run 1:
// CPUSystem
module CPUSystem(Clock, Reset, T, Mem_Address, Mem_WData, Mem_RData, Mem_Read, Mem_Write);
For scale: roughly 4300 cells after synthesis, ~240 flip-flops, roughly 44 I/O pins, ~24000 µm² of cells after synthesis.
Settings: LEC_CHECK=0, ABC_AREA=1, CAP_MARGIN=15, CELL_PAD_IN_SITES_DETAIL_PLACEMENT=0, CELL_PAD_IN_SITES_GLOBAL_PLACEMENT=3, CORE_ASPECT_RATIO=0.82, CORE_MARGIN=2, CORE_UTILIZATION=30, GPL_ROUTABILITY_DRIVEN=1, MAX_ROUTING_LAYER=met5, MIN_ROUTING_LAYER=met2, PLACE_DENSITY_LB_ADDON=0.24, SETUP_SLACK_MARGIN=-0.87, SLEW_MARGIN=10, TNS_END_PERCENT=80; clock period 11.0 ns.
run.sh (not shown) runs the stock make flow with config.mk's settings and CLKGATE_MAP_FILE=.
#### Input delta (run 2 over run 1)
- CORE_ASPECT_RATIO: 0.82 -> unset
- CELL_PAD_IN_SITES_DETAIL_PLACEMENT: 0 -> unset
- GPL_ROUTABILITY_DRIVEN: 1 -> unset
- SETUP_SLACK_MARGIN: -0.87 -> unset
- PLACE_DENSITY_LB_ADDON: 0.24 -> unset
- SLEW_MARGIN: 10 -> 20
- MAX_ROUTING_LAYER: met5 -> unset
- CORE_UTILIZATION: 30 -> 40
- CELL_PAD_IN_SITES_GLOBAL_PLACEMENT: 3 -> unset
- TNS_END_PERCENT: 80 -> unset
- CAP_MARGIN: 15 -> 20
- MIN_ROUTING_LAYER: met2 -> unset
- ABC_AREA: 1 -> unset
- the clock period (ns, I/O delays scaled along): 11.0 -> 12.0
Findings:
The higher part of the total power dissipated in sequential elements came out of run 2.
Run 2 vs run 1 — share of cell area taken by flip-flops and latches rose 0.86 points.
Worst path setup slack after routing: run 2 > run 1
Internal power delta (run 2 − run 1): favourable
In the metrics for run 2 and run 1, the one carrying the higher footprint of the multi-input gates is run 2.
The following lists how run 3 was set up differently from run 2:
- CORE_UTILIZATION now 72, was 40
- CTS_CLUSTER_SIZE now 100, previously not set
- ABC_AREA now 1, previously not set
- CTS_CLUSTER_DIAMETER now 172, previously not set
- the clock period (ns, I/O delays scaled along) now 4.31, was 12.0
Run 3: aborted in global routing (tool error)
Diff run 2 -> run 3 | chip width | decrease of 63 µm
Run 3: post-synthesis share of cell area spent on and, or, nand and nor gates 10 points above run 2
On yosys-reported design area after synthesis: between run 3 and run 2, it ends up higher for run 2.
Area after synthesis shrinks slightly when moving from run 2 to run 3.
Run 3: die size is about 44% lower than what run 2 reported.
Edits applied to the flow inputs when going from run 3 to run 4:
- CORE_UTILIZATION changed from 72 to 37
- ABC_AREA removed (was 1)
- CTS_CLUSTER_SIZE removed (was 100)
- CTS_CLUSTER_DIAMETER removed (was 172)
- the clock period (ns, I/O delays scaled along) changed from 4.31 to 9.2
==> comparison <==
No stage failed in run 4, and the final checks on the layout all came back clean.
In run 4, the total die size came out 33000 µm² above the value in run 3.
On cell total in the yosys stat output: between run 3 and run 4, it ends up higher for run 3.
Looking at post-synthesis area per instance, run 4 sits above run 3.
Gate count after technology mapping for run 4 is lower than for run 3.
Run 4 -> run 3: register share after synthesis flat
[run 4] number of gates given a new drive strength after cts fell 214 relative to run 3
Against run 3, run 4 comes in 24 higher on clock buffer count from CTS.

========
## v13
CPUSystem again, from the RTL that the note above started with.
Design CPUSystem, start of the top module:
module CPUSystem(Clock, Reset, T, Mem_Address, Mem_WData, Mem_RData, Mem_Read, Mem_Write);
clock: 2.32 ns
lec_check: 0
abc_area: 0
cap_margin: 10
cell_pad_in_sites_detail_placement: 0
cell_pad_in_sites_global_placement: 0
core_aspect_ratio: 0.82
core_margin: 2
core_utilization: 70
cts_cluster_diameter: 28
cts_cluster_size: 58
gpl_routability_driven: 1
max_routing_layer: met5
min_routing_layer: met1
setup_slack_margin: 0.66
slew_margin: 30
In the summary table, v13 is marked failed, with error DPL-0038 raised in clock tree synthesis.
diff inputs: v13 => v22
Settings: changing SETUP_SLACK_MARGIN from 0.66 to 2.61; removing MAX_ROUTING_LAYER (formerly met5); changing CORE_UTILIZATION from 70 to 66; removing MIN_ROUTING_LAYER (formerly met1); removing ABC_AREA (formerly 0); removing CELL_PAD_IN_SITES_GLOBAL_PLACEMENT (formerly 0); removing CORE_ASPECT_RATIO (formerly 0.82); changing CAP_MARGIN from 10 to 20; removing CTS_CLUSTER_SIZE (formerly 58); removing GPL_ROUTABILITY_DRIVEN (formerly 1); changing SLEW_MARGIN from 30 to 20; removing CTS_CLUSTER_DIAMETER (formerly 28); removing CELL_PAD_IN_SITES_DETAIL_PLACEMENT (formerly 0); changing the clock period (ns, I/O delays scaled along) from 2.32 to 9.71.
Every stage of the flow completed for v22, and the final layout passed the timing, design-rule and antenna checks.
v22 vs v13: die span in y up
Number of standard-cell rows in the floorplan, v22 vs v13: up by more than 10%
v22 vs. v13: net count after synthesis barely changed; starting density of the core dropped 4.7 points; pre-CTS worst setup slack climbed 5.18 ns; area after synthesis barely changed.
Input-level comparison between v31 and v22:
Settings: CORE_MARGIN: 2 -> 4; SLEW_MARGIN: 20 -> 40; SETUP_SLACK_MARGIN: 2.61 -> unset; CORE_UTILIZATION: 66 -> 40; the clock period (ns, I/O delays scaled along): 9.71 -> 11.7.
--- outcome ---
The flow did not stop early for v31: all stages ran, and the layout cleared the timing, design-rule and antenna checks. Between v22 and v31, the flow reports final cell count without fillers increasing by a few percent. Worst max-slew margin expressed relative to the limit, v22 and v31, higher one = v31. v22 has lower fraction of area in clock buffers and inverters than v31. v22 has higher met3 track utilization from global routing than v31. Changes observed in v31 relative to v22: cell area went down about 1.7%; via count now smaller; final setup slack of the worst path now larger. Cell depth of the worst flop-to-flop path down 2 in v31 wrt v22. Compared with v22, in v31 number of buffer and inverter stages on the critical path -3; number of cell rows +about 30%; relative contribution of combinational cells to total power -2.4 points.
Setup changes, v31 to v2
Settings: SETUP_SLACK_MARGIN newly set to 1.14; SLEW_MARGIN changed from 40 to 20; CORE_MARGIN changed from 4 to 2; CORE_UTILIZATION changed from 40 to 66; the clock period (ns, I/O delays scaled along) changed from 11.7 to 7.83.
==> comparison <==
- The run showing the greater routing usage on met3 is v2.
- The power in v2 is 1.5 times that in v31.
- v2 reports a lower clock tree buffer count of the final layout than v31 does.
Here is what was changed in the inputs of v23 compared with v2.
Settings: removing SETUP_SLACK_MARGIN (formerly 1.14); changing CORE_UTILIZATION from 66 to 72; changing the clock period (ns, I/O delays scaled along) from 7.83 to 6.17.
### Flow results
- Summary of v23 and v2: one run falls short of a clean finish, namely v23.
- v23: complete, dirty (negative setup slack)
- For v23, the highest metal layer with signal wires was met5, unlike v2, where it was met4.
- v2 → v23: overall routed net length saw a decrease; total stage count of the critical path saw an increase; arrival time of the worst setup path saw a decrease.
- A worst setup path startpoint of q_RF_OutBSel[0]$_SDFFE_PN0P_ is what v23 shows, while q_RF_OutBSel[2]$_SDFFE_PN0P_ belongs to v2.
- Between v23 and v2, the worst slack at placement is higher for v2.
- NOTE: number of nets in the layout in v23 exceeds that of v2
#### Input delta (v48 over v23)
Settings: CTS_CLUSTER_SIZE: unset -> 31; PLACE_DENSITY: unset -> 0.64; SETUP_SLACK_MARGIN: unset -> 2.67; CTS_CLUSTER_DIAMETER: unset -> 47; the clock period (ns, I/O delays scaled along): 6.17 -> 14.4.
--- outcome ---
v23 and v48: one clean run, v48; the rest did not finish clean.
Finished, but not clean: v23, with negative setup slack.
The worst setup slack of v48 exceeds that of v23 by 4.84 ns.
From v23 to v48 the numbers moved as follows: area fraction in compound gates after synthesis shows no meaningful change, proportion of power drawn by combinational gates shows a reduction of 1.4 points, synthesis area per yosys shows no meaningful change, worst hold slack shows a reduction of 0.018 ns, number of sequential cells shows no meaningful change.
Power figures rest on the tool's default switching activity, not on a simulated workload.
